==> flow/design.v <==
module converter_ascii_number (
	input [7:0] ascii_in,
	output[7:0] number_out);
	assign number_out = ascii_in;
endmodule
module operator_converter (
	input [7:0] in,
	output [7:0] out
);
localparam ADD = 0,
			SUB = 1,
			MULT = 2,
			DIV = 3;
assign out = (in == 8'd20) ? ADD : (in == 8'd21) ? SUB : (in == 8'd22) ? MULT : DIV;
endmodule
module convert_to_number
(
	input [7:0] num0,
	input [7:0] num1,
	input [7:0] num2,
	input [1:0] mode,
	output reg [7:0] out
);
always @(*) begin
	if (mode == 2'd0) begin
		out = num0;
	end
	else if (mode == 2'd1) begin
		out = num0*10 + num1;
	end
	else begin
		out = num0*100 + num1*10 + num2;
	end
end
endmodule
module divider (
	input clk,
	output rfd,
	input [7:0] dividend,
	input [7:0] divisor,
	output [7:0] quotient,
	output [7:0] fractional
);
	assign rfd = 1'b1;
	assign quotient = (divisor == 8'd0) ? 8'hFF : dividend / divisor;
	assign fractional = (divisor == 8'd0) ? dividend : dividend % divisor;
endmodule
module stack #(parameter size = 100)(
	input rst,
	input clk,
	input [7:0] data_in,
	input push_en,
	input pop_en,
	output [7:0] data_out,
	output is_empty	
);
	reg [7: 0] mem[size-1:0];
	reg[7:0] sp;
	always @(posedge clk) begin : proc_push
		if (rst)
			sp <= 0;
		else begin
			if (push_en) begin
				mem[sp] <= data_in;
				sp <= sp + 1;
			end
			if (pop_en) begin
					sp <= sp - 1'd1;
			end
		end
	end
	assign is_empty = (sp == 0);
	assign data_out = is_empty ? 8'd0 : mem[sp-1];
endmodule
module datapath (
	input clk,
	input rst,
	input num0_en,
	input num1_en,
	input num2_en,
	input index_cnt,
	input sel,
	input [1:0] mode,
	input operand_push,
	input operand_pop,
	input operator_push,
	input operator_pop,
	input num_clr,
	input result_en,
	input op1_en,
	input op2_en,
	input operator_en,
	output is_operand,
	output is_operator,
	output is_lt,
	output is_empty,
	output is_hash,
	output [7:0] data_out,
	output [7:0] rm,
	output rfd,
	output is_div,
	output op_is_empty,
	input [7:0] rom_data_in,
	output [6:0] rom_addr
);
localparam ADD = 0,
			SUB = 1,
			MULT = 2,
			DIV = 3;
wire [7:0] rom_data;
wire [7:0] converted_operator;
wire [7:0] converted_asci;
wire [7:0] convereted_decimal;
wire [7:0] top_operator;
wire [7:0] top_operand;
wire [7:0] operand_data_in;
wire [7:0] operator_data_in;
wire [7:0] divider_out, fractional;
wire operand_empty;
reg [7:0] num0, num1, num2;
reg [6:0] rom_index;
reg [7:0] result;
reg [7:0] op1, op2;
reg [7:0] operator;
assign rm = op2;
assign op_is_empty = is_empty;
assign rom_data = rom_data_in;
assign rom_addr = rom_index;
converter_ascii_number ascii_converter(rom_data, converted_asci);
convert_to_number decimal_converter(num0, num1, num2, mode, convereted_decimal);
operator_converter operator_converter(rom_data, converted_operator);
stack operands(.rst(rst), .clk(clk), .data_in(operand_data_in), .push_en(operand_push), .pop_en(operand_pop), .data_out(top_operand), .is_empty(operand_empty));
stack operators(.rst(rst), .clk(clk), .data_in(converted_operator), .push_en(operator_push), .pop_en(operator_pop), .data_out(top_operator), .is_empty(is_empty));
divider divider (
	.clk(clk),  
	.rfd(rfd),  
	.dividend(op1),  
	.divisor(op2),  
	.quotient(divider_out),  
	.fractional(fractional)
);  
assign is_div = top_operator == DIV;
assign data_out = top_operand;
assign operand_data_in = sel ? result : convereted_decimal;
assign is_operand = (rom_data >= 0 && rom_data < 10) ? 1 : 0;
assign is_operator = (rom_data >= 20 && rom_data <= 30) ? 1 : 0;
assign is_hash = rom_data == 8'd10;
assign is_lt = is_empty? 0: (converted_operator==ADD && (top_operator==SUB || top_operator==MULT || top_operator==DIV))
 		|| (converted_operator==SUB && (top_operator==MULT || top_operator==DIV)) 
		|| (converted_operator==DIV && (top_operator==MULT || top_operator==DIV));
always @(posedge clk) begin
	if (rst || num_clr) begin
		num0 <= 0;
		num1 <= 0;
		num2 <= 0;
	end
	else if (num0_en)
		num0 <= rom_data;
	else if (num1_en)
		num1 <= rom_data;
	else if (num2_en)
		num2 <= rom_data;
end
always @(posedge clk) begin
	if (rst) begin
		op1 <= 0;
		op2 <= 0;
	end
	else if (op1_en)
		op1 <= top_operand;
	else if (op2_en)
		op2 <= top_operand; 
end
always @(posedge clk) begin
	if (rst)
		operator <= 0;
	else if (operator_en)
		operator <= top_operator;
end
always @(posedge clk) begin
	if (rst)
		rom_index <= 0;
	else if (index_cnt)
		rom_index <= rom_index + 1;
end
always @(*) begin
	result = 0;
	begin
		if (operator == ADD) result = op1 + op2;
		else if (operator == SUB) result = op1 - op2;
		else if (operator == MULT) result = op1 * op2;
		else if (operator == DIV) result = divider_out;
	end
end
endmodule
module controller(
	input clk,
	input rst,
	input start,
	input is_operand,
	input is_operator,
	input is_lt,
	input is_empty,
	input is_hash,
	input is_div,
	input op_is_empty,
	output reg num0_en,
	output reg num1_en,
	output reg num2_en,
	output reg index_cnt,
	output reg sel,
	output reg operand_push,
	output reg operator_push,
	output reg operand_pop,
	output reg operator_pop,
	output reg num_clr,
	output reg result_en,
	output reg op1_en,
	output reg op2_en,
	output reg operator_en,
	output [1:0] mode,
	output reg done,
	output reg [4:0] ps
);
reg [4:0] ns, div_count;
reg [1:0] count;
assign mode = count-1;
always @(*) begin
	ns = 5'd0;
	case (ps)
		5'd0: if(start) ns = 1;
			else ns = 0;
		5'd1: if(is_operand) ns = 2;
			  else if(is_hash) ns = 9;
		5'd3: if(is_operator && is_lt==0) ns = 8;
				else if(is_operator && is_lt) ns = 17;
				else if (is_operand) ns=2;
			  else if(is_hash) ns = 9;
		5'd8: ns = 1;
		5'd10: if(op_is_empty) ns = 16;
				else ns = 11;
		5'd14: if(is_div &&  div_count<15 ) ns = 5'd14;
				else ns = 5'd15;
		5'd15: if(op_is_empty) ns = 16;
				else ns = 10;
		5'd16: ns = 16;
		5'd22: if(div_count<15 && is_div) ns = 5'd22;
				else ns = 5'd23;
		5'd24: ns = 1;
		default: ns = ps + 1;
	endcase
end
always @(posedge clk) begin
	if (rst) begin
		ps <= 5'd0;
		div_count <= 0;
	end
	else begin
		ps <= ns;
		if (ps==10)
			div_count <= 0;
		if (is_div && ps>10)
			div_count <= div_count + 1;
		if (ps==2)
			count <= count + 1;
		if (ps==1) begin
			count <= 0;
		end
	end
end
always @(*) begin
	num0_en = 0;
	num1_en = 0;
	num2_en = 0;
	index_cnt = 0;
	sel = 0;
	operand_push = 0;
	operator_push = 0;
	operand_pop = 0;
	operator_pop = 0;
	num_clr = 0;
	result_en = 0;
	op1_en = 0;
	op2_en = 0;
	operator_en = 0;
	done = 0;
	case (ps)
		5'd1:begin
			num_clr = 1;
		end
		5'd2: begin
			if (count==0)
				num0_en = 1;
			else if(count==1)
				num1_en = 1;
			else if (count==2)
				num2_en = 1;
			index_cnt = 1;
		end
		5'd8: begin
			operand_push = 1;
			operator_push = 1;
			index_cnt = 1;
		end
		5'd9: begin
			operand_push = 1;
		end
		5'd10: begin
			op2_en = 1;
			operator_en = 1;
		end
		5'd11: begin
			operand_pop = 1;
		end
		5'd12: begin
			op1_en = 1;
		end
		5'd13: begin
			operand_pop = 1;
		end
		5'd15: begin
			result_en = 1;
			operator_pop = 1;
			sel = 1;
			operand_push = 1;
		end
		5'd16: begin
			done = 1;
		end
		5'd17: begin
			operand_push = 1;
		end
		5'd18: begin
			op2_en = 1;
			operator_en = 1;
		end
		5'd19: begin
			operand_pop = 1;
		end
		5'd20: begin
			op1_en = 1;
		end
		5'd21: begin
			operand_pop = 1;
		end
		5'd23: begin
			operator_pop = 1;
			result_en = 1;
		end
		5'd24: begin
			sel = 1;
			operand_push = 1;
			operator_push = 1;
			index_cnt = 1;
		end
		default:
			sel = 0;
	endcase
end
endmodule
module calculator
(	
	input clk, 
	input rst,
	input start,
	input [7:0] rom_data,
	output [6:0] rom_addr,
	output done,
	output [7:0] result
);
wire is_operand, is_operator, is_lt, is_empty, is_hash,
	num0_en, num1_en, num2_en, index_cnt, sel, operand_push, operator_push,
	operand_pop, operator_pop, num_clr, result_en, op1_en, op2_en, operator_en, rfd, is_div, op_is_empty;
wire [1:0] mode;
wire [7:0] data_out, inx;
wire [4:0] ps;
controller ctrl(clk, rst, start, is_operand, is_operator, is_lt, is_empty, is_hash, is_div, op_is_empty,
				num0_en, num1_en, num2_en, index_cnt, sel, operand_push, operator_push,
				operand_pop, operator_pop, num_clr, result_en, op1_en, op2_en,
				operator_en, mode, done, ps);
datapath dp(clk, rst, num0_en, num1_en, num2_en, index_cnt, sel, mode, operand_push,
			operand_pop, operator_push, operator_pop, num_clr, result_en, op1_en,
			op2_en, operator_en, is_operand, is_operator, is_lt, is_empty, is_hash, data_out, inx, rfd, is_div, op_is_empty,
			rom_data, rom_addr);
assign result = data_out;
endmodule
==> flow/run.sh <==
#!/bin/bash
# the make line also repeats each setting of config.mk as NAME=value (left out here)
make -C /OpenROAD-flow-scripts/flow DESIGN_CONFIG=/design/flow/config.mk WORK_HOME=/design/flow/orfs CLKGATE_MAP_FILE= finish
==> flow/config.mk <==
export PLATFORM = sky130hd
export DESIGN_NAME = calculator
export DESIGN_NICKNAME = calculator
export VERILOG_FILES = /design/flow/design.v
export SDC_FILE = /design/flow/constraint.sdc
export NUM_CORES = 4
export LEC_CHECK = 0
export ABC_AREA = 1
export CAP_MARGIN = 20
export CORE_MARGIN = 2
export CORE_UTILIZATION = 72
export CTS_CLUSTER_DIAMETER = 138
export CTS_CLUSTER_SIZE = 10
export PLACE_DENSITY = 0.38
export SLEW_MARGIN = 20
export TNS_END_PERCENT = 5
==> flow/constraint.sdc <==
create_clock -name core_clock -period 4.89 [get_ports {clk}]
set_input_delay 0.9780 -clock core_clock [delete_from_list [all_inputs] [get_ports {clk}]]
set_output_delay 0.9780 -clock core_clock [all_outputs]
set_load 0.01 [all_outputs]
==> results of run 1 <==
[stage by stage]
stage / util, % / cells
after floorplan: - / 4571
after global placement: 75.7 / 5422
after detailed placement: 75.7 / 5423
after CTS: 81.1 / 5605
after global routing: 81.8 / 5622
final: 81.8 / 5622
[final cells by class]
class	instances	area [sq um]
flip-flops and latches	1077	31600
multi-input cells	2997	16300
fillers	3999	12500
clock buffers	148	3070
repair buffers	273	2690
well taps	882	1100
inverters	238	931
clock inverters	7	161
[routing by layer]
layer / part of all wire (%) / track usage (%) / wire [um] / up-vias
met5: 0 / 0 / 0 / -
met4: 4.5 / 16.8 / 5790 / 0
met3: 9.7 / 5.22 / 12400 / 397
met2: 49 / 60.1 / 63000 / 2172
met1: 37 / 47.3 / 47600 / 17339
li1: - / - / - / 16357
[repair_timing]
action | CTS | global route
gates resized | 36 | 66
cloned | 3 | 7
endpoints found under the setup margin | 508 | 596
hold buffers | 0 | 0
pin swaps | 21 | 41
buffers inserted | 25 | 11
==> run notes, run 1 <==
run results: GRT overflow=0, Synth Seq Share=63.8%, Area Overhead vs Synth=12.9%, clk_skew=45.1 ps, Syn Area/Cell=10.8 sq um, Clock Sinks=1077, CP Depth=66, Place WS=-4350 ps, yosys warns=4, fraction of registers with async set/reset=0%, Slew @ Worst Pin=1040 ps, Critical Path RT=5320 ps, CP Buf/Inv Count=9, area leader, netlist=edfxtp_1, Pre-Repair DR Iteration Count=8, DIE WIDTH=266 um, CTS tree=built, outcome=failed layout checks, DIE AREA=0.0708 sq mm, Synth logic family=simple AND/OR/NAND/NOR gates, Antenna Nets Post-Route=0, GP Congestion=0.907, most common cell in the netlist=nand2_1, Cells on Worst Hold Path=2, cycle use final=187%, critical path's top delay family=simple AND/OR/NAND/NOR gates, vias=36.3k, die y size=266 um, Worst Setup EP=dp.operands.mem[52][0], master of the slowest instance on the critical path=or3b_1, synth cell count leaders=nand2_1 (1019), edfxtp_1 (1002), nand3_1 (501), largest net degree at the start of global routing=180, register-to-register setup slack=-4280 ps, yosys adder share=4.17%, violated checks=negative setup slack, I/O pin cnt=27, minimum clock period=9170 ps, Netlist cell types=64, crit-path max FO=7, Basic Gates by Area=17.1%, Hold EP=dp.num1[7], Max-slew headroom=30.6%, initial antenna violation count=0, synthesized area=0.0495 sq mm, max incr delay on CP=400 ps, CTS root buffer=clkbuf_16, Mapped Cells=4571, Global Route Usage Sum=36.0%, Worst Setup SP=dp.op2[0], clock slew seen by the registers of the worst setup and hold paths=60 ps, first-pass GRT wire length=195 mm, most used cell, CP=nand2_2, clk latency late pin=720 ps, slack of the critical path=-4280 ps, Max-area cell share=60.8%, Init Core Util=72.4%, CP Class=reg2reg, Vias/cell=6.45, final setup TNS=-1185590 ps, #FFs+latches synth=1077, clk buf depth=3, Total Wirelength=129 mm, Post-synth mux share=0%, top cells by area=edfxtp_1 (61%), nand2_1 (7.7%), nand3_1 (5.1%), DRT iter0 DRCs=4837, Antenna diodes=0, num rows=96, vias in the first global route=34.8k, post-synthesis compound-gate area fraction=9.00%, Max-cap violations=0, number of cells in Yosys stat=4571, Post-Place Cell Area=0.0517 sq mm, Fmax achieved=0.109 GHz, area reported by Yosys stat=0.0495 sq mm, Final setup violation count=508, count of tool warnings=60, Hold Path Class=reg2reg, # port buffers=26, DRC=0, Nets=4865, Slew Limit Fails=0, syn nets=4732, Detailed Place HPWL=75.9 mm, startpoint types=flip-flop, TritonCTS Buffers=117, RSZ-0062 raised after global routing=yes, RR Endpoint=dp.operands.mem[52][0], crit path capture type=flip-flop, hold_sp=dp.num1[7], H-tree depth=3, hold violation count in the final report=0, Most used DFF post-synth=edfxtp_1, EDFF count, synth=1002, Core Footprint=0.0683 sq mm, RR Startpoint=dp.op2[0], design area=0.0559 sq mm, wire length per cell=22.9 um, Hold Slack=464 ps, CP arrival=9600 ps, xor/xnor share=1.46%, cells on worst reg2reg path=66
==> inputs of run 2 (changes only) <==
ABC_AREA = default   (was 1)
CORE_ASPECT_RATIO = 0.5   (was default)
CTS_CLUSTER_DIAMETER = 381   (was 138)
CTS_CLUSTER_SIZE = 20   (was 10)
PLACE_DENSITY = default   (was 0.38)
PLACE_DENSITY_LB_ADDON = 0.01   (was default)
SETUP_SLACK_MARGIN = 2.19   (was default)
SLEW_MARGIN = 15   (was 20)
clock period = 8.0 ns   (was 4.89 ns; I/O delays follow)
==> run notes, run 2 <==
run results: startpoint types=flip-flop, I/O pin cnt=27, CP arrival=11240 ps, Worst Setup SP=dp.op2[7], Pre-Repair DR Iteration Count=7, hold_sp=dp.rom_index[5], largest net degree at the start of global routing=104, vias=27.2k, Syn Area/Cell=17.2 sq um, Cell Count, Final, Fillers Out=3818, Cells on Worst Hold Path=2, Max-cap violations=0, CTS tree=built, EDFF count, synth=1002, die y size=186 um, Fmax achieved=0.0924 GHz, clock slew seen by the registers of the worst setup and hold paths=100 ps, synth cell count leaders=edfxtp_1 (1002), mux4_2 (302), nor2_1 (284), post-synthesis compound-gate area fraction=3.54%, CP Depth=57, wire length per cell=31.6 um, Synth logic family=multiplexers, Most used DFF post-synth=edfxtp_1, clk buf depth=3, Area Overhead vs Synth=10.4%, TritonCTS Buffers=59, first-pass GRT wire length=178 mm, Mapped Cells=2760, Post-synth mux share=16.2%, critical path's top delay family=AND-OR/OR-AND gates, RR Startpoint=dp.op2[7], GRT overflow=0, slack of the critical path=-2820 ps, fraction of registers with async set/reset=0%, hold violation count in the final report=0, crit-path max FO=16, Final setup violation count=295, xor/xnor share=1.64%, syn nets=2921, Max-area cell share=63.4%, Global Route Usage Sum=35.9%, synthesized area=0.0475 sq mm, Detailed Place HPWL=68.5 mm, Hold EP=dp.rom_index[5], area leader, netlist=edfxtp_1, count of tool warnings=59, Hold Slack=522 ps, Total Wirelength=120 mm, yosys warns=4, #FFs+latches synth=1077, number of cells in Yosys stat=2760, Critical Path RT=8420 ps, yosys adder share=4.35%, Worst Setup EP=dp.operands.mem[48][0], outcome=failed layout checks, master of the slowest instance on the critical path=mux2_2, num rows=66, most common cell in the netlist=edfxtp_1, cycle use final=135%, Nets=3072, RSZ-0062 raised after global routing=yes, DIE WIDTH=367 um, Synth Seq Share=66.6%, CP Buf/Inv Count=9, Netlist cell types=80, CP Class=reg2reg, final setup TNS=-449830 ps, vias in the first global route=27.2k, max incr delay on CP=360 ps, DIE AREA=0.0681 sq mm, dpl cells=3683, register-to-register setup slack=-2820 ps, # port buffers=26, Antenna diodes=0, DRT iter0 DRCs=4118, H-tree depth=2, DRC=0, Core Footprint=0.0651 sq mm, clk_skew=36.7 ps, Max-slew headroom=16.1%, CTS root buffer=clkbuf_16, clk latency late pin=660 ps, violated checks=negative setup slack, minimum clock period=10820 ps, initial antenna violation count=0, Slew @ Worst Pin=1260 ps, Init Core Util=72.9%, Clock Sinks=1077, Basic Gates by Area=5.73%, Antenna Nets Post-Route=0, Slew Limit Fails=0, cells on worst reg2reg path=57, GP Congestion=0.931, top cells by area=edfxtp_1 (63%), mux4_2 (14%), ha_1 (3.3%), Vias/cell=7.12, most used cell, CP=o21a_1, crit path capture type=flip-flop, area reported by Yosys stat=0.0475 sq mm, Hold Path Class=reg2reg, RR Endpoint=dp.operands.mem[48][0]
## run 2: layout make-up
class | count | area [sq um]
flip-flops and latches | 1077 | 31600
multi-input cells | 1458 | 15500
fillers | 3215 | 12700
repair buffers | 230 | 2270
clock buffers | 81 | 1560
well taps | 884 | 1110
inverters | 85 | 323
clock inverters | 3 | 33.8
## run 2: metrics by stage
step | util [%] | setup slack [ps] | instance area [sq um]
floorplan | - | -3240 | 47600
global placement | 76.5 | -2720 | 49800
detailed placement | 76.5 | -3010 | 49800
CTS | 80.0 | -2620 | 52000
global route | 80.5 | -3340 | 52400
finish | 80.5 | -2820 | 52400
## run 2: what timing repair did
item / CTS / global route
resized: 98 / 32
setup endpoints to repair: 442 / 408
hold buffers: 0 / 0
setup buffers: 29 / 9
pin swaps: 36 / 27
cloned: 6 / 2
## run 2: routing by layer
layer  routed length [um]  global-route usage [%]
met4                 3960                    11.1
met2                60000                    59.7
met3                12000                    5.72
met5                    0                       0
met1                44500                    50.2
==> inputs of run 3 (changes only) <==
CORE_ASPECT_RATIO = default   (was 0.5)
CORE_UTILIZATION = 70   (was 72)
CTS_CLUSTER_DIAMETER = default   (was 381)
CTS_CLUSTER_SIZE = default   (was 20)
PLACE_DENSITY_LB_ADDON = 0.0   (was 0.01)
SETUP_SLACK_MARGIN = 1.9   (was 2.19)
SLEW_MARGIN = 20   (was 15)
TNS_END_PERCENT = default   (was 5)
clock period = 6.5 ns   (was 8.0 ns; I/O delays follow)
==> run notes, run 3 <==
run results: top cells by area=edfxtp_1 (63%), mux4_2 (14%), ha_1 (3.3%), final setup TNS=-1083220 ps, CP Depth=60, Detailed Place HPWL=66.8 mm, critical path's top delay family=AND-OR/OR-AND gates, Max-area cell share=63.4%, Post-synth mux share=16.2%, Syn Area/Cell=17.2 sq um, DIE WIDTH=264 um, Slew Limit Fails=0, clock slew seen by the registers of the worst setup and hold paths=70 ps, violated checks=negative setup slack, GRT overflow=0, xor/xnor share=1.64%, Mapped Cells=2760, minimum clock period=11080 ps, # port buffers=26, Cells on Worst Hold Path=2, Max-slew headroom=15.6%, cells on worst reg2reg path=60, most common cell in the netlist=edfxtp_1, area leader, netlist=edfxtp_1, DRT iter0 DRCs=5113, register area=0.0316 sq mm, vias in the first global route=28.3k, fin util=81.8%, dpl cells=3664, max incr delay on CP=350 ps, hold_sp=dp.num0[7], Hold Slack=490 ps, CP Class=reg2reg, GP Congestion=0.873, Vias/cell=7.45, Cell Count, Final, Fillers Out=3952, yosys warns=4, Critical Path RT=6960 ps, Init Core Util=70.7%, DRC=0, cycle use final=170%, RR Startpoint=dp.op2[6], TritonCTS Buffers=102, Total Wirelength=144 mm, Basic Gates by Area=5.73%, master of the slowest instance on the critical path=ha_1, yosys adder share=4.35%, hold violation count in the final report=0, Antenna Nets Post-Route=0, first-pass GRT wire length=195 mm, CP arrival=11540 ps, num rows=95, Global Route Usage Sum=38.8%, number of cells in Yosys stat=2760, Worst Setup EP=dp.operands.mem[20][0], fraction of registers with async set/reset=0%, largest net degree at the start of global routing=123, register-to-register setup slack=-4580 ps, count of tool warnings=68, logic area=0.0155 sq mm, syn nets=2921, startpoint types=flip-flop, Synth Seq Share=66.6%, synthesized area=0.0475 sq mm, Hold-fix buffers, CTS=0, I/O pin cnt=27, EDFF count, synth=1002, Most used DFF post-synth=edfxtp_1, Fmax achieved=0.0903 GHz, clk buf depth=3, Max-cap violations=0, Hold Path Class=reg2reg, Nets=3155, Pre-Repair DR Iteration Count=7, wire length per cell=36.4 um, Worst Setup SP=dp.op2[6], clk_skew=69.3 ps, RR Endpoint=dp.operands.mem[20][0], CTS tree=built, outcome=failed layout checks, H-tree depth=3, crit-path max FO=12, die y size=264 um, DIE AREA=0.0699 sq mm, crit path capture type=flip-flop, post-synthesis compound-gate area fraction=3.54%, fill count=3022, Clock Sinks=1077, Hold EP=dp.num0[7], slack of the critical path=-4580 ps, Netlist cell types=80, #FFs+latches synth=1077, Core Footprint=0.0672 sq mm, area reported by Yosys stat=0.0475 sq mm, vias=29.5k, Slew @ Worst Pin=1260 ps, initial antenna violation count=12, Final setup violation count=408, Synth logic family=multiplexers, clk latency late pin=710 ps, CP Buf/Inv Count=9, most used cell, CP=o21a_1, synth cell count leaders=edfxtp_1 (1002), mux4_2 (302), nor2_1 (284), Area Overhead vs Synth=15.7%, RSZ-0062 raised after global routing=yes, CTS root buffer=clkbuf_16
==> run 3: layout make-up <==
type                            instances  area share, %
Timing Repair Buffer                  270           5.77
Multi-Input combinational cell       1458           28.2
Sequential cell                      1077           57.6
Tap cell                              873           1.99
Inverter                               85          0.581
Clock inverter                         57           1.03
Clock buffer                          130           4.89
Antenna cell                            2        0.00911
==> run 3: per-stage QoR <==
stage                     setup WS, ps  instance area [sq um]
final                            -4580                  54900
after global routing             -4990                  54900
after CTS                        -4110                  54200
after detailed placement         -4620                  49900
after global placement           -4120                  49800
after floorplan                  -4740                  47600
==> run 3: metal layers <==
metal | vias up | wire length (um) | global-route usage, %
li1 | 11383 | - | -
met1 | 14603 | 46000 | 51.6
met2 | 2765 | 69900 | 63.6
met3 | 688 | 17400 | 8.05
met4 | 22 | 10500 | 17.0
met5 | - | 149 | 0
==> run 3: what timing repair did <==
item | 4_1_cts | 5_1_grt
endpoints found under the setup margin | 808 | 776
setup buffers | 42 | 20
cloned | 18 | 11
gates resized | 32 | 22
pin swaps | 28 | 34
==> inputs of run 4 (changes only) <==
CTS_CLUSTER_SIZE = 40   (was default)
PLACE_DENSITY_LB_ADDON = default   (was 0.0)
SETUP_SLACK_MARGIN = 1.54   (was 1.9)
==> run notes, run 4 <==
run results: Max-slew headroom=15.6%, Post-Place Cell Area=0.0500 sq mm, area leader, netlist=edfxtp_1, initial antenna violation count=11, yosys adder share=4.35%, crit-path max FO=7, Global Route Usage Sum=36.5%, # port buffers=26, DRC=0, synth cell count leaders=edfxtp_1 (1002), mux4_2 (302), nor2_1 (284), Hold-fix buffers, CTS=0, Hold EP=dp.num2[4], Pre-Repair DR Iteration Count=7, Place WS=-4560 ps, startpoint types=flip-flop, largest net degree at the start of global routing=101, CP arrival=11270 ps, DIE AREA=0.0699 sq mm, slack of the critical path=-4320 ps, Antenna Nets Post-Route=0, first-pass GRT wire length=186 mm, hold_sp=dp.num2[4], design area=0.0548 sq mm, Slew Limit Fails=0, Final setup violation count=403, yosys warns=4, critical path's top delay family=AND-OR/OR-AND gates, Critical Path RT=6940 ps, DIE WIDTH=264 um, H-tree depth=3, cells on worst reg2reg path=58, Basic Gates by Area=5.73%, area reported by Yosys stat=0.0475 sq mm, CP Class=reg2reg, fraction of registers with async set/reset=0%, master of the slowest instance on the critical path=nor4_4, most used cell, CP=o21a_1, GP Congestion=0.889, vias in the first global route=28.4k, Init Core Util=70.7%, Detailed Place HPWL=67.7 mm, die y size=264 um, count of tool warnings=61, DRT iter0 DRCs=4085, fill count=3060, Post-synth mux share=16.2%, Vias/cell=7.24, synthesized area=0.0475 sq mm, num rows=95, Max-area cell share=63.4%, RR Endpoint=dp.operands.mem[69][0], Hold Path Class=reg2reg, Synth logic family=multiplexers, Mapped Cells=2760, TritonCTS Buffers=103, Cells on Worst Hold Path=2, max incr delay on CP=350 ps, clk_skew=88.6 ps, syn nets=2921, crit path capture type=flip-flop, EDFF count, synth=1002, Slew @ Worst Pin=1260 ps, clk buf depth=3, GRT overflow=0, register-to-register setup slack=-4320 ps, #FFs+latches synth=1077, cycle use final=167%, minimum clock period=10820 ps, Total Wirelength=137 mm, Area Overhead vs Synth=15.5%, Core Footprint=0.0672 sq mm, post-synthesis compound-gate area fraction=3.54%, I/O pin cnt=27, hold violation count in the final report=0, CP Buf/Inv Count=7, vias=28.8k, Fmax achieved=0.0924 GHz, top cells by area=edfxtp_1 (63%), mux4_2 (14%), ha_1 (3.3%), CTS root buffer=clkbuf_16, clock slew seen by the registers of the worst setup and hold paths=60 ps, RSZ-0062 raised after global routing=yes, CTS tree=built, wire length per cell=34.3 um, xor/xnor share=1.64%, violated checks=negative setup slack, Syn Area/Cell=17.2 sq um, Worst Setup SP=dp.op2[6], number of cells in Yosys stat=2760, Netlist cell types=80, CP Depth=58, Nets=3172, clk latency late pin=730 ps, Worst Setup EP=dp.operands.mem[69][0], Synth Seq Share=66.6%, Clock Sinks=1077, Most used DFF post-synth=edfxtp_1, most common cell in the netlist=edfxtp_1, RR Startpoint=dp.op2[6], Max-cap violations=0, outcome=failed layout checks
[run 4: timing repair]
| item | 4_1_cts | 5_1_grt |
|---|---|---|
| buffers inserted | 45 | 21 |
| setup endpoints to repair | 549 | 708 |
| gates cloned | 12 | 14 |
| gates resized | 36 | 25 |
| pin swaps | 27 | 14 |
[run 4: layout make-up]
class / count / area, sq um / share of cell area, %
well taps: 873 / 1090 / 1.99
multi-input cells: 1458 / 15500 / 28.2
inverters: 85 / 319 / 0.582
repair buffers: 286 / 3100 / 5.66
flip-flops and latches: 1077 / 31600 / 57.6
diodes: 6 / 15.0 / 0.0274
clock buffers: 132 / 2710 / 4.94
clock inverters: 59 / 527 / 0.961
[run 4: layer usage]
| metal | vias up | track usage, % | share of wire, % |
|---|---|---|---|
| met5 | - | 0 | 0.042 |
| met1 | 14164 | 49.0 | 33 |
| li1 | 11445 | - | - |
| met2 | 2535 | 59.8 | 49 |
| met3 | 618 | 6.25 | 12 |
| met4 | 8 | 16.7 | 6.8 |
[run 4: through the flow]
stage / hold slack (ps) / instances / TNS (ps) / util [%]
after floorplan: 454 / 2760 / -2057020 / -
after global placement: 473 / 3685 / -889550 / 74.4
after detailed placement: 490 / 3685 / -1039250 / 74.5
after CTS: 504 / 3933 / -916920 / 80.6
after global routing: 527 / 3970 / -1119240 / 81.6
final: 497 / 3976 / -968670 / 81.6
==> inputs of run 5 (changes only) <==
ABC_AREA = 0   (was default)
CAP_MARGIN = 40   (was 20)
CELL_PAD_IN_SITES_DETAIL_PLACEMENT = 1   (was default)
CELL_PAD_IN_SITES_GLOBAL_PLACEMENT = 3   (was default)
CORE_MARGIN = 3   (was 2)
CORE_UTILIZATION = 34   (was 70)
CTS_CLUSTER_SIZE = 28   (was 40)
GPL_ROUTABILITY_DRIVEN = 0   (was default)
MAX_ROUTING_LAYER = met5   (was default)
PLACE_DENSITY_LB_ADDON = 0.1   (was default)
SETUP_SLACK_MARGIN = default   (was 1.54)
SLEW_MARGIN = 40   (was 20)
TNS_END_PERCENT = 100   (was default)
clock period = 19.0 ns   (was 6.5 ns; I/O delays follow)
==> run notes, run 5 <==
run results: Init Core Util=34.4%, fraction of registers with async set/reset=0%, Worst Setup EP=dp.operands.mem[84][0], xor/xnor share=1.64%, Slew @ Worst Pin=866 ps, first-pass GRT wire length=184 mm, hold_sp=dp.rom_index[5], Fmax achieved=0.0738 GHz, # port buffers=26, startpoint types=flip-flop, Netlist cell types=80, yosys warns=4, post-cts resize count=0, Post-synth mux share=16.2%, most used cell, CP=o21a_1, synth cell count leaders=edfxtp_1 (1002), mux4_2 (302), nor2_1 (284), Pre-Repair DR Iteration Count=5, RR Startpoint=dp.op2[0], GRT overflow=0, fin util=39.5%, Cells on Worst Hold Path=2, Nets=3026, hold violation count in the final report=0, CP Depth=53, I/O pin cnt=27, Hold Path Class=reg2reg, largest net degree at the start of global routing=115, Hold-fix buffers, CTS=0, minimum clock period=13550 ps, Basic Gates by Area=5.73%, Clock Sinks=1077, RR Endpoint=dp.operands.mem[84][0], DRT iter0 DRCs=1552, DRC=0, vias in the first global route=27.2k, number of cells in Yosys stat=2760, Synth logic family=multiplexers, top cells by area=edfxtp_1 (63%), mux4_2 (14%), ha_1 (3.3%), #FFs+latches synth=1077, Final setup violation count=0, cycle use final=71.3%, Antenna Nets Post-Route=0, area leader, netlist=edfxtp_1, Synth Seq Share=66.6%, TritonCTS Buffers=117, syn nets=2921, RSZ-0062 raised after global routing=no, Max-cap violations=0, H-tree depth=3, Max-slew headroom=42.1%, critical path's top delay family=AND-OR/OR-AND gates, CTS tree=built, Core Footprint=0.138 sq mm, Vias/cell=5.15, CTS root buffer=clkbuf_16, outcome=no timing/DRC/antenna violations, DIE WIDTH=380 um, Total Wirelength=123 mm, Critical Path RT=19360 ps, Post-Place Cell Area=0.0505 sq mm, area reported by Yosys stat=0.0475 sq mm, yosys adder share=4.35%, vias=24.9k, cells on worst reg2reg path=53, Global Route Usage Sum=17.1%, post-synthesis compound-gate area fraction=3.54%, Max-area cell share=63.4%, final setup TNS=0 ps, crit path capture type=flip-flop, EDFF count, synth=1002, Worst Setup SP=dp.op2[0], clk_skew=51.6 ps, wire length per cell=25.6 um, DIE AREA=0.144 sq mm, design area=0.0545 sq mm, Most used DFF post-synth=edfxtp_1, Detailed Place HPWL=80.3 mm, Slew Limit Fails=0, CP Buf/Inv Count=3, register-to-register setup slack=5450 ps, post-CTS setup buffer count=0, clock slew seen by the registers of the worst setup and hold paths=60 ps, crit-path max FO=100, initial antenna violation count=6, most common cell in the netlist=edfxtp_1, num rows=136, synthesized area=0.0475 sq mm, Syn Area/Cell=17.2 sq um, clk latency late pin=730 ps, max incr delay on CP=690 ps, die y size=380 um, CP arrival=13910 ps, CP Class=reg2reg, clk buf depth=3, master of the slowest instance on the critical path=dfxtp_1, Area Overhead vs Synth=14.8%, count of tool warnings=60, Hold EP=dp.rom_index[5], Mapped Cells=2760
run 5: cell type report:
class | count | area [sq um]
Clock buffer | 155 | 3130
Tap cell | 1863 | 2330
Inverter | 85 | 319
Multi-Input combinational cell | 1458 | 15300
Timing Repair Buffer | 126 | 1080
Fill cell | 13392 | 83500
Antenna cell | 1 | 2.50
Sequential cell | 1077 | 31600
Clock inverter | 60 | 691
run 5: per-layer routing:
layer / vias to the layer above / part of all wire [%] / global-route usage [%]
met3: 173 / 3.7 / 2.87
li1: 11130 / - / -
met5: - / 0.0065 / 0
met2: 399 / 49 / 28.3
met4: 2 / 2.2 / 4.22
met1: 13158 / 45 / 23.4
run 5: stage by stage:
step | hold slack, ps | instances | setup slack, ps
detailed placement | 493 | 4606 | 5060
global placement | 481 | 4606 | 5520
finish | 507 | 4825 | 5450
floorplan | 454 | 2760 | 3670
CTS | 513 | 4821 | 4990
global route | 551 | 4824 | 4230
==> inputs of run 6 (changes only) <==
ABC_AREA = default   (was 0)
CAP_MARGIN = 20   (was 40)
CELL_PAD_IN_SITES_DETAIL_PLACEMENT = default   (was 1)
CELL_PAD_IN_SITES_GLOBAL_PLACEMENT = default   (was 3)
CORE_MARGIN = 2   (was 3)
CORE_UTILIZATION = 70   (was 34)
CTS_CLUSTER_SIZE = default   (was 28)
GPL_ROUTABILITY_DRIVEN = default   (was 0)
MAX_ROUTING_LAYER = met4   (was met5)
PLACE_DENSITY_LB_ADDON = default   (was 0.1)
SLEW_MARGIN = 20   (was 40)
TNS_END_PERCENT = default   (was 100)
clock period = 9.98 ns   (was 19.0 ns; I/O delays follow)
==> run notes, run 6 <==
run results: outcome=failed layout checks, violated checks=negative setup slack, Basic Gates by Area=5.73%, critical path's top delay family=AND-OR/OR-AND gates, Syn Area/Cell=17.2 sq um, vias=28.3k, Area Overhead vs Synth=13.6%, Max-area cell share=63.4%, startpoint types=flip-flop, Fmax achieved=0.0910 GHz, Worst Setup EP=dp.operands.mem[47][0], Slew @ Worst Pin=1370 ps, CTS tree=built, TritonCTS Buffers=104, synth cell count leaders=edfxtp_1 (1002), mux4_2 (302), nor2_1 (284), Synth logic family=multiplexers, Global Route Usage Sum=37.9%, DIE AREA=0.0699 sq mm, Cells on Worst Hold Path=2, yosys warns=4, register area=0.0316 sq mm, Mapped Cells=2760, Pre-Repair DR Iteration Count=6, design area=0.0539 sq mm, Max-slew headroom=8.44%, largest net degree at the start of global routing=104, number of cells in Yosys stat=2760, GRT overflow=0, CTS root buffer=clkbuf_16, RR Startpoint=dp.op2[6], Place WS=-1190 ps, Post-synth mux share=16.2%, area leader, netlist=edfxtp_1, Init Core Util=70.7%, Slew Limit Fails=0, clk_skew=77.6 ps, Netlist cell types=80, Detailed Place HPWL=64.2 mm, syn nets=2921, final setup TNS=-132810 ps, Worst Setup SP=dp.op2[6], logic area=0.0155 sq mm, DRT iter0 DRCs=4371, slack of the critical path=-1010 ps, most used cell, CP=o21a_1, CP Depth=58, fill count=3306, post-synthesis compound-gate area fraction=3.54%, CP Buf/Inv Count=6, most common cell in the netlist=edfxtp_1, CP Class=reg2reg, Hold EP=dp.num2[4], Core Footprint=0.0672 sq mm, # port buffers=26, Nets=3104, master of the slowest instance on the critical path=dfxtp_2, CP arrival=11420 ps, hold violation count in the final report=0, wire length per cell=34.2 um, cells on worst reg2reg path=58, Clock Sinks=1077, fraction of registers with async set/reset=0%, xor/xnor share=1.64%, Final setup violation count=200, max incr delay on CP=330 ps, count of tool warnings=70, EDFF count, synth=1002, crit path capture type=flip-flop, register-to-register setup slack=-1010 ps, Max-cap violations=0, Hold Path Class=reg2reg, top cells by area=edfxtp_1 (63%), mux4_2 (14%), ha_1 (3.3%), synthesized area=0.0475 sq mm, first-pass GRT wire length=186 mm, Critical Path RT=10400 ps, DRC=0, Hold-fix buffers, CTS=0, Antenna Nets Post-Route=0, Synth Seq Share=66.6%, I/O pin cnt=27, area reported by Yosys stat=0.0475 sq mm, Total Wirelength=134 mm, GP Congestion=0.894, num rows=95, clk latency late pin=720 ps, die y size=264 um, H-tree depth=3, clk buf depth=3, Post-Place Cell Area=0.0495 sq mm, initial antenna violation count=6, vias in the first global route=28.1k, DIE WIDTH=264 um, cycle use final=110%, RSZ-0062 raised after global routing=yes, RR Endpoint=dp.operands.mem[47][0], Vias/cell=7.23, clock slew seen by the registers of the worst setup and hold paths=60 ps, yosys adder share=4.35%, hold_sp=dp.num2[4], #FFs+latches synth=1077, crit-path max FO=7, minimum clock period=11000 ps, Most used DFF post-synth=edfxtp_1
## run 6: metrics by stage
stage,std cells,hold WS (ps),util [%]
6_report,3910,502,80.3
4_1_cts,3875,503,79.5
5_1_grt,3908,518,80.3
3_3_place_gp,3632,476,73.5
3_5_place_dp,3633,488,73.7
2_1_floorplan,2760,454,-
## run 6: routing by layer
layer  share of wire [%]  global-route usage [%]
met3                  11                    6.69
met5                   0                       -
met4                 5.6                    15.9
met2                  50                    61.2
met1                  33                    48.6
## run 6: area by class of cell
type / count / area share (%)
Clock buffer: 126 / 5.00
Tap cell: 873 / 2.03
Antenna cell: 7 / 0.0325
Multi-Input combinational cell: 1458 / 28.7
Clock inverter: 67 / 1.32
Timing Repair Buffer: 217 / 3.76
Sequential cell: 1077 / 58.6
Inverter: 85 / 0.592
## run 6: what timing repair did
item	4_1_cts	5_1_grt
endpoints found under the setup margin	200	200
cloned	3	9
endpoints found under the hold margin	0	0
resized	21	32
buffers inserted	46	15
pin swaps	22	41
==> inputs of run 7 (changes only) <==
CORE_UTILIZATION = 72   (was 70)
CTS_CLUSTER_SIZE = 10   (was default)
MAX_ROUTING_LAYER = default   (was met4)
PLACE_DENSITY = 0.38   (was default)
TNS_END_PERCENT = 5   (was default)
clock period = 6.03 ns   (was 9.98 ns; I/O delays follow)
==> run notes, run 7 <==
run results: Total Wirelength=142 mm, fraction of registers with async set/reset=0%, most common cell in the netlist=edfxtp_1, xor/xnor share=1.64%, wire length per cell=36.7 um, Synth Seq Share=66.6%, GRT met1 Usage=55.1%, RR Startpoint=dp.op2[6], RR Endpoint=dp.operands.mem[33][0], outcome=failed layout checks, Post-Place Cell Area=0.0499 sq mm, # port buffers=26, Fmax achieved=0.0899 GHz, I/O pin cnt=27, most used cell, CP=o21a_1, crit path capture type=flip-flop, GP Congestion=0.873, cycle use final=184%, post-synthesis compound-gate area fraction=3.54%, Syn Area/Cell=17.2 sq um, DRC=0, clk buf depth=3, first-pass GRT wire length=207 mm, syn nets=2921, crit-path max FO=8, largest net degree at the start of global routing=101, number of cells in Yosys stat=2760, register-to-register setup slack=-5090 ps, Basic Gates by Area=5.73%, Hold-fix buffers, CTS=0, DIE AREA=0.0680 sq mm, area reported by Yosys stat=0.0475 sq mm, synth cell count leaders=edfxtp_1 (1002), mux4_2 (302), nor2_1 (284), initial antenna violation count=8, clk latency late pin=730 ps, yosys warns=4, H-tree depth=3, hold violation count in the final report=0, Netlist cell types=80, violated checks=negative setup slack, CP Depth=61, Place WS=-5080 ps, DIE WIDTH=261 um, Antenna Nets Post-Route=0, area leader, netlist=edfxtp_1, CTS root buffer=clkbuf_16, Max-cap violations=0, Vias/cell=7.63, Core Footprint=0.0655 sq mm, Post-synth mux share=16.2%, synthesized area=0.0475 sq mm, Worst Setup EP=dp.operands.mem[33][0], count of tool warnings=61, clock slew seen by the registers of the worst setup and hold paths=60 ps, clk_skew=60.5 ps, Hold Slack=505 ps, TritonCTS Buffers=118, master of the slowest instance on the critical path=dfxtp_2, Slew @ Worst Pin=1260 ps, CP Class=reg2reg, Clock Sinks=1077, cells on worst reg2reg path=61, critical path's top delay family=AND-OR/OR-AND gates, top cells by area=edfxtp_1 (63%), mux4_2 (14%), ha_1 (3.3%), Hold Path Class=reg2reg, Init Core Util=72.4%, Nets=3143, Most used DFF post-synth=edfxtp_1, Final setup violation count=406, #FFs+latches synth=1077, Cells on Worst Hold Path=2, Critical Path RT=6590 ps, startpoint types=flip-flop, EDFF count, synth=1002, Area Overhead vs Synth=14.0%, CP arrival=11680 ps, RSZ-0062 raised after global routing=yes, Worst Setup SP=dp.op2[6], yosys adder share=4.35%, Detailed Place HPWL=70.0 mm, met2 Usage GRT=68.2%, num rows=94, DRT iter0 DRCs=5146, Max-slew headroom=16.0%, hold_sp=dp.num2[0], Max-area cell share=63.4%, Mapped Cells=2760, max incr delay on CP=330 ps, Slew Limit Fails=0, Hold EP=dp.num2[0], Synth logic family=multiplexers, CP Buf/Inv Count=16, design area=0.0541 sq mm, GRT overflow=0, minimum clock period=11120 ps, met3 Use GR=11.3%, die y size=261 um, vias=29.7k, Pre-Repair DR Iteration Count=6, CTS tree=built, slack of the critical path=-5090 ps, vias in the first global route=29.6k, Global Route Usage Sum=43.0%, gr busiest metal=met2
run 7: routing by layer:
layer	part of all wire, %	up-vias
met4	7.2	12
li1	-	11303
met3	13	729
met1	32	14615
met2	48	2993
met5	0.053	-
run 7: repair_timing:
item / CTS / global route
gates resized: 38 / 37
pin swaps: 27 / 36
endpoints found under the setup margin: 408 / 408
gates cloned: 4 / 0
buffers inserted: 45 / 8
run 7: through the flow:
stage	cells	utilization (%)	setup TNS [ps]
detailed placement	3663	76.2	-1222290
global route	3886	82.6	-1389850
finish	3887	82.6	-1241850
CTS	3871	82.1	-1013540
global placement	3662	76.0	-1090980
floorplan	2760	-	-2454860
run 7: layout make-up:
type,instances,area (sq um)
Timing Repair Buffer,242,2310
Sequential cell,1077,31600
Clock buffer,149,3070
Clock inverter,10,179
Fill cell,2857,11400
Tap cell,864,1080
Multi-Input combinational cell,1458,15500
Antenna cell,2,5.00
Inverter,85,319
==> inputs of run 8 (changes only) <==
ABC_AREA = 1   (was default)
CELL_PAD_IN_SITES_DETAIL_PLACEMENT = 0   (was default)
CORE_UTILIZATION = 61   (was 72)
CTS_CLUSTER_SIZE = 27   (was 10)
GPL_ROUTABILITY_DRIVEN = 0   (was default)
GPL_TIMING_DRIVEN = 0   (was default)
HOLD_SLACK_MARGIN = 0.29   (was default)
MAX_ROUTING_LAYER = met4   (was default)
PLACE_DENSITY = default   (was 0.38)
PLACE_DENSITY_LB_ADDON = 0.09   (was default)
SETUP_SLACK_MARGIN = 2.02   (was default)
SLEW_MARGIN = 25   (was 20)
TNS_END_PERCENT = default   (was 5)
clock period = 11.5 ns   (was 6.03 ns; I/O delays follow)
==> run notes, run 8 <==
run results: DIE AREA=0.0834 sq mm, dpl cells=5689, cells on worst reg2reg path=65, Syn Area/Cell=10.8 sq um, synth cell count leaders=nand2_1 (1019), edfxtp_1 (1002), nand3_1 (501), Worst Setup SP=dp.op2[0], most used cell, CP=nand2_1, Total Wirelength=165 mm, max incr delay on CP=400 ps, Vias/cell=6.48, yosys adder share=4.17%, clk buf depth=3, RR Endpoint=dp.operands.mem[68][0], DIE WIDTH=289 um, Final setup violation count=0, wire length per cell=27.8 um, top cells by area=edfxtp_1 (61%), nand2_1 (7.7%), nand3_1 (5.1%), clk latency late pin=720 ps, count of tool warnings=45, Place WS=935 ps, Max-area cell share=60.8%, startpoint types=flip-flop, die y size=289 um, Init Core Util=61.5%, number of cells in Yosys stat=4571, area leader, netlist=edfxtp_1, Core Footprint=0.0804 sq mm, post-synthesis compound-gate area fraction=9.00%, # port buffers=25, num rows=104, DRT iter0 DRCs=6297, RR Startpoint=dp.op2[0], Post-synth mux share=0%, Netlist cell types=64, clock slew seen by the registers of the worst setup and hold paths=60 ps, vias in the first global route=35.7k, Worst Setup EP=dp.operands.mem[68][0], Most used DFF post-synth=edfxtp_1, TritonCTS Buffers=106, hold violation count in the final report=0, RSZ-0062 raised after global routing=yes, clk_skew=43.9 ps, EDFF count, synth=1002, first-pass GRT wire length=233 mm, master of the slowest instance on the critical path=dfxtp_4, hold_sp=dp.num1[7], Cells on Worst Hold Path=2, fraction of registers with async set/reset=0%, Slew Limit Fails=0, Cell Count, Final, Fillers Out=5951, CP arrival=9900 ps, cycle use final=82.1%, Mapped Cells=4571, Hold Path Class=reg2reg, Fmax achieved=0.106 GHz, Slew @ Worst Pin=1320 ps, Area Overhead vs Synth=14.4%, Hold Slack=474 ps, synthesized area=0.0495 sq mm, syn nets=4732, Nets=4961, Hold-fix buffers, CTS=0, Hold EP=dp.num1[7], I/O pin cnt=27, vias=38.6k, critical path's top delay family=simple AND/OR/NAND/NOR gates, Synth logic family=simple AND/OR/NAND/NOR gates, CTS tree=built, H-tree depth=3, #FFs+latches synth=1077, Max-cap violations=0, outcome=no timing/DRC/antenna violations, met2 Usage GRT=59.5%, Antenna Nets Post-Route=0, area reported by Yosys stat=0.0495 sq mm, most common cell in the netlist=nand2_1, initial antenna violation count=3, slack of the critical path=2050 ps, register-to-register setup slack=2050 ps, largest net degree at the start of global routing=62, Detailed Place HPWL=110 mm, Pre-Repair DR Iteration Count=11, Synth Seq Share=63.8%, gr busiest metal=met2, DRC=0, Basic Gates by Area=17.1%, CP Buf/Inv Count=12, crit path capture type=flip-flop, minimum clock period=9450 ps, CP Depth=65, Clock Sinks=1077, GRT met1 Usage=48.7%, Global Route Usage Sum=40.2%, yosys warns=4, CTS root buffer=clkbuf_16, crit-path max FO=7, Critical Path RT=11950 ps, GRT overflow=0, CP Class=reg2reg, xor/xnor share=1.46%, Max-slew headroom=12.0%, met3 Use GR=12.0%
-- run 8: layer usage --
metal | share of wire (%) | up-vias
met1 | 34 | 18236
li1 | - | 16633
met3 | 14 | 772
met4 | 7.9 | 0
met2 | 44 | 2930
met5 | 0 | -
-- run 8: final cells by class --
type / instances / area (sq um)
repair buffers: 121 / 1630
inverters: 238 / 933
multi-input cells: 2997 / 16200
clock buffers: 129 / 2770
flip-flops and latches: 1077 / 31600
clock inverters: 67 / 830
fillers: 5779 / 23800
plain buffers: 259 / 1290
diodes: 3 / 7.51
well taps: 1060 / 1330
-- run 8: stage by stage --
step | setup TNS [ps] | utilization, % | cell area [sq um]
2_1_floorplan | 0 | - | 49500
3_3_place_gp | -909920 | 63.6 | 51100
3_5_place_dp | 0 | 64.7 | 52000
4_1_cts | 0 | 69.7 | 56000
5_1_grt | 0 | 70.4 | 56600
6_report | 0 | 70.4 | 56600
-- run 8: what timing repair did --
| action | in CTS | in global routing |
|---|---|---|
| cloned | 2 | 6 |
| setup endpoints to repair | 200 | 158 |
| pin swaps | 22 | 51 |
| resized | 37 | 65 |
| setup buffers | 28 | 27 |
| hold endpoints to repair | 0 | 0 |
==> inputs of run 9 (changes only) <==
ABC_AREA = default   (was 1)
CAP_MARGIN = 30   (was 20)
CELL_PAD_IN_SITES_DETAIL_PLACEMENT = default   (was 0)
CORE_UTILIZATION = 70   (was 61)
CTS_CLUSTER_SIZE = 40   (was 27)
GPL_ROUTABILITY_DRIVEN = default   (was 0)
GPL_TIMING_DRIVEN = default   (was 0)
HOLD_SLACK_MARGIN = default   (was 0.29)
MAX_ROUTING_LAYER = default   (was met4)
PLACE_DENSITY_LB_ADDON = default   (was 0.09)
SETUP_SLACK_MARGIN = -0.53   (was 2.02)
SLEW_MARGIN = 20   (was 25)
clock period = 9.41 ns   (was 11.5 ns; I/O delays follow)
==> run notes, run 9 <==
run results: Pre-Repair DR Iteration Count=8, RR Endpoint=dp.operands.mem[89][0], Slew @ Worst Pin=1130 ps, fill count=3227, critical path's top delay family=AND-OR/OR-AND gates, wire length per cell=32.4 um, Area Overhead vs Synth=13.2%, max incr delay on CP=350 ps, RR Startpoint=dp.op2[6], GP Congestion=0.874, slack of the critical path=-1440 ps, vias in the first global route=28.2k, Hold Path Class=reg2reg, Total Wirelength=126 mm, master of the slowest instance on the critical path=mux2_2, Syn Area/Cell=17.2 sq um, CTS root buffer=clkbuf_16, CP Class=reg2reg, Mapped Cells=2760, crit-path max FO=26, fin util=80.0%, startpoint types=flip-flop, hold_sp=dp.num2[0], synth cell count leaders=edfxtp_1 (1002), mux4_2 (302), nor2_1 (284), fraction of registers with async set/reset=0%, Max-cap violations=0, register-to-register setup slack=-1440 ps, Antenna Nets Post-Route=0, Critical Path RT=9830 ps, EDFF count, synth=1002, initial antenna violation count=8, Nets=3096, count of tool warnings=62, Post-Place Cell Area=0.0497 sq mm, crit path capture type=flip-flop, first-pass GRT wire length=188 mm, violated checks=negative setup slack, CP Buf/Inv Count=5, post-synthesis compound-gate area fraction=3.54%, Init Core Util=70.7%, CP arrival=11260 ps, DIE AREA=0.0699 sq mm, Max-area cell share=63.4%, yosys warns=4, Netlist cell types=80, H-tree depth=3, area reported by Yosys stat=0.0475 sq mm, DRC=0, design area=0.0537 sq mm, Core Footprint=0.0672 sq mm, vias=27.6k, largest net degree at the start of global routing=104, die y size=264 um, area leader, netlist=edfxtp_1, Vias/cell=7.10, cells on worst reg2reg path=51, register area=0.0316 sq mm, Final setup violation count=200, Most used DFF post-synth=edfxtp_1, DIE WIDTH=264 um, GRT overflow=0, hold violation count in the final report=0, clk latency late pin=700 ps, Clock Sinks=1077, synthesized area=0.0475 sq mm, Post-synth mux share=16.2%, Synth Seq Share=66.6%, num rows=95, Fmax achieved=0.0922 GHz, # port buffers=26, DRT iter0 DRCs=4020, yosys adder share=4.35%, logic area=0.0153 sq mm, most common cell in the netlist=edfxtp_1, Worst Setup SP=dp.op2[6], #FFs+latches synth=1077, RSZ-0062 raised after global routing=yes, cycle use final=115%, top cells by area=edfxtp_1 (63%), mux4_2 (14%), ha_1 (3.3%), Slew Limit Fails=0, most used cell, CP=o21a_1, I/O pin cnt=27, Hold EP=dp.num2[0], outcome=failed layout checks, Global Route Usage Sum=37.0%, clk buf depth=3, Max-slew headroom=24.4%, Basic Gates by Area=5.73%, Detailed Place HPWL=66.4 mm, minimum clock period=10850 ps, syn nets=2921, TritonCTS Buffers=104, Worst Setup EP=dp.operands.mem[89][0], Hold Slack=500 ps, CP Depth=51, Cells on Worst Hold Path=2, Synth logic family=multiplexers, CTS tree=built, xor/xnor share=1.64%, clock slew seen by the registers of the worst setup and hold paths=60 ps, clk_skew=62.9 ps, number of cells in Yosys stat=2760
==> run 9: cell type report <==
| class | instances | area share [%] |
|---|---|---|
| Timing Repair Buffer | 209 | 3.62 |
| Multi-Input combinational cell | 1458 | 28.5 |
| Sequential cell | 1077 | 58.8 |
| Antenna cell | 1 | 0.00466 |
| Clock inverter | 66 | 1.38 |
| Clock buffer | 123 | 5.03 |
| Inverter | 85 | 0.594 |
| Tap cell | 873 | 2.03 |
==> run 9: metrics by stage <==
step / setup TNS [ps] / instances / setup slack [ps]
after global placement: -141230 / 3654 / -1300
after CTS: -191840 / 3865 / -1570
after floorplan: -310790 / 2760 / -1830
final: -165210 / 3892 / -1440
after global routing: -283490 / 3891 / -2070
after detailed placement: -222870 / 3664 / -1730
==> run 9: timing repair <==
item / CTS / global route
gates resized: 13 / 7
buffers inserted: 11 / 2
endpoints found under the setup margin: 199 / 200
hold endpoints to repair: 0 / 0
pin swaps: 16 / 10
gates cloned: 2 / 0
hold buffers: 0 / 0
==> run 9: routing by layer <==
metal	wire, um	vias up	GRT usage (%)
met3	12700	455	6.66
li1	-	11242	-
met5	70	-	0
met2	62400	2003	60.8
met1	44100	13916	49.5
met4	6800	10	16.5
==> inputs of run 10 (changes only) <==
ABC_AREA = 1   (was default)
CAP_MARGIN = 5   (was 30)
CELL_PAD_IN_SITES_GLOBAL_PLACEMENT = 1   (was default)
CORE_ASPECT_RATIO = 1.2   (was default)
CORE_UTILIZATION = 22   (was 70)
CTS_CLUSTER_DIAMETER = 248   (was default)
CTS_CLUSTER_SIZE = default   (was 40)
GPL_TIMING_DRIVEN = 1   (was default)
HOLD_SLACK_MARGIN = 0.01   (was default)
MAX_ROUTING_LAYER = met4   (was default)
MIN_ROUTING_LAYER = met2   (was default)
PLACE_DENSITY_LB_ADDON = 0.15   (was default)
SETUP_SLACK_MARGIN = 2.41   (was -0.53)
clock period = 9.8 ns   (was 9.41 ns; I/O delays follow)
==> run notes, run 10 <==
run results: outcome=no timing/DRC/antenna violations, Init Core Util=22.1%, area reported by Yosys stat=0.0495 sq mm, dpl cells=7401, CTS tree=built, count of tool warnings=60, syn nets=4732, cycle use final=94.6%, minimum clock period=9270 ps, clk_skew=34.5 ps, H-tree depth=4, first-pass GRT wire length=255 mm, area leader, netlist=edfxtp_1, clock slew seen by the registers of the worst setup and hold paths=60 ps, synthesized area=0.0495 sq mm, Hold Slack=478 ps, CP Class=reg2reg, post-synthesis compound-gate area fraction=9.00%, Post-Place Cell Area=0.0533 sq mm, most used cell, CP=nand2_2, Mapped Cells=4571, Fmax achieved=0.108 GHz, Clock Sinks=1077, # port buffers=26, Synth logic family=simple AND/OR/NAND/NOR gates, Place WS=144 ps, largest net degree at the start of global routing=136, Slew Limit Fails=0, Max-area cell share=60.8%, DRT iter0 DRCs=6612, Antenna Nets Post-Route=0, Slew @ Worst Pin=1180 ps, CTS root buffer=clkbuf_16, cells on worst reg2reg path=67, Worst Setup EP=dp.operands.mem[17][0], Detailed Place HPWL=98.1 mm, Syn Area/Cell=10.8 sq um, vias=46.6k, DRC=0, Final setup violation count=0, most common cell in the netlist=nand2_1, design area=0.0596 sq mm, CP Buf/Inv Count=9, Hold Path Class=reg2reg, register-to-register setup slack=530 ps, Cells on Worst Hold Path=2, synth cell count leaders=nand2_1 (1019), edfxtp_1 (1002), nand3_1 (501), RR Startpoint=dp.op2[0], Global Route Usage Sum=24.0%, GRT overflow=0, Max-slew headroom=20.8%, Max-cap violations=0, Basic Gates by Area=17.1%, yosys warns=4, fraction of registers with async set/reset=0%, wire length per cell=22.9 um, yosys adder share=4.17%, Nets=4818, #FFs+latches synth=1077, GP Congestion=0.842, number of cells in Yosys stat=4571, Pre-Repair DR Iteration Count=6, Synth Seq Share=63.8%, master of the slowest instance on the critical path=or3b_4, RR Endpoint=dp.operands.mem[17][0], I/O pin cnt=27, Vias/cell=6.01, crit-path max FO=8, startpoint types=flip-flop, Netlist cell types=64, critical path's top delay family=simple AND/OR/NAND/NOR gates, Total Wirelength=177 mm, hold_sp=dp.num1[7], Most used DFF post-synth=edfxtp_1, xor/xnor share=1.46%, die y size=524 um, final setup TNS=0 ps, top cells by area=edfxtp_1 (61%), nand2_1 (7.7%), nand3_1 (5.1%), vias in the first global route=51.9k, Worst Setup SP=dp.op2[0], TritonCTS Buffers=130, num rows=190, CP Depth=67, max incr delay on CP=420 ps, CP arrival=9900 ps, DIE WIDTH=437 um, Hold EP=dp.num1[7], Critical Path RT=10430 ps, fin util=26.7%, Core Footprint=0.223 sq mm, EDFF count, synth=1002, crit path capture type=flip-flop, Area Overhead vs Synth=20.5%, Post-synth mux share=0%, hold violation count in the final report=0, DIE AREA=0.229 sq mm, initial antenna violation count=2, clk buf depth=3, clk latency late pin=790 ps, Cell Count, Final, Fillers Out=7745, RSZ-0062 raised after global routing=yes, slack of the critical path=531 ps
-- run 10: layer usage --
metal  GRT usage (%)  vias up  routed length [um]
met5               -        -                   0
met4            2.98        0                7290
met3            31.1      729               74200
met2            28.2    13276               95600
met1               -    16311                   0
li1                -    16252                   -
-- run 10: layout make-up --
cell class	count	area (sq um)
tap	2976	3720
clock buffer	166	3530
antenna	11	27.5
sequential	1077	31600
fill	23593	164000
inverter	238	958
clock inverter	67	646
multi-input combinational	2999	16700
timing repair buffer	211	2440
-- run 10: what timing repair did --
| action | 4_1_cts | 5_1_grt |
|---|---|---|
| hold endpoints to repair | 0 | 0 |
| resized | 97 | 94 |
| pin swaps | 37 | 63 |
| setup endpoints to repair | 346 | 380 |
| gates cloned | 20 | 5 |
| hold buffers | 0 | 0 |
| buffers inserted | 59 | 14 |
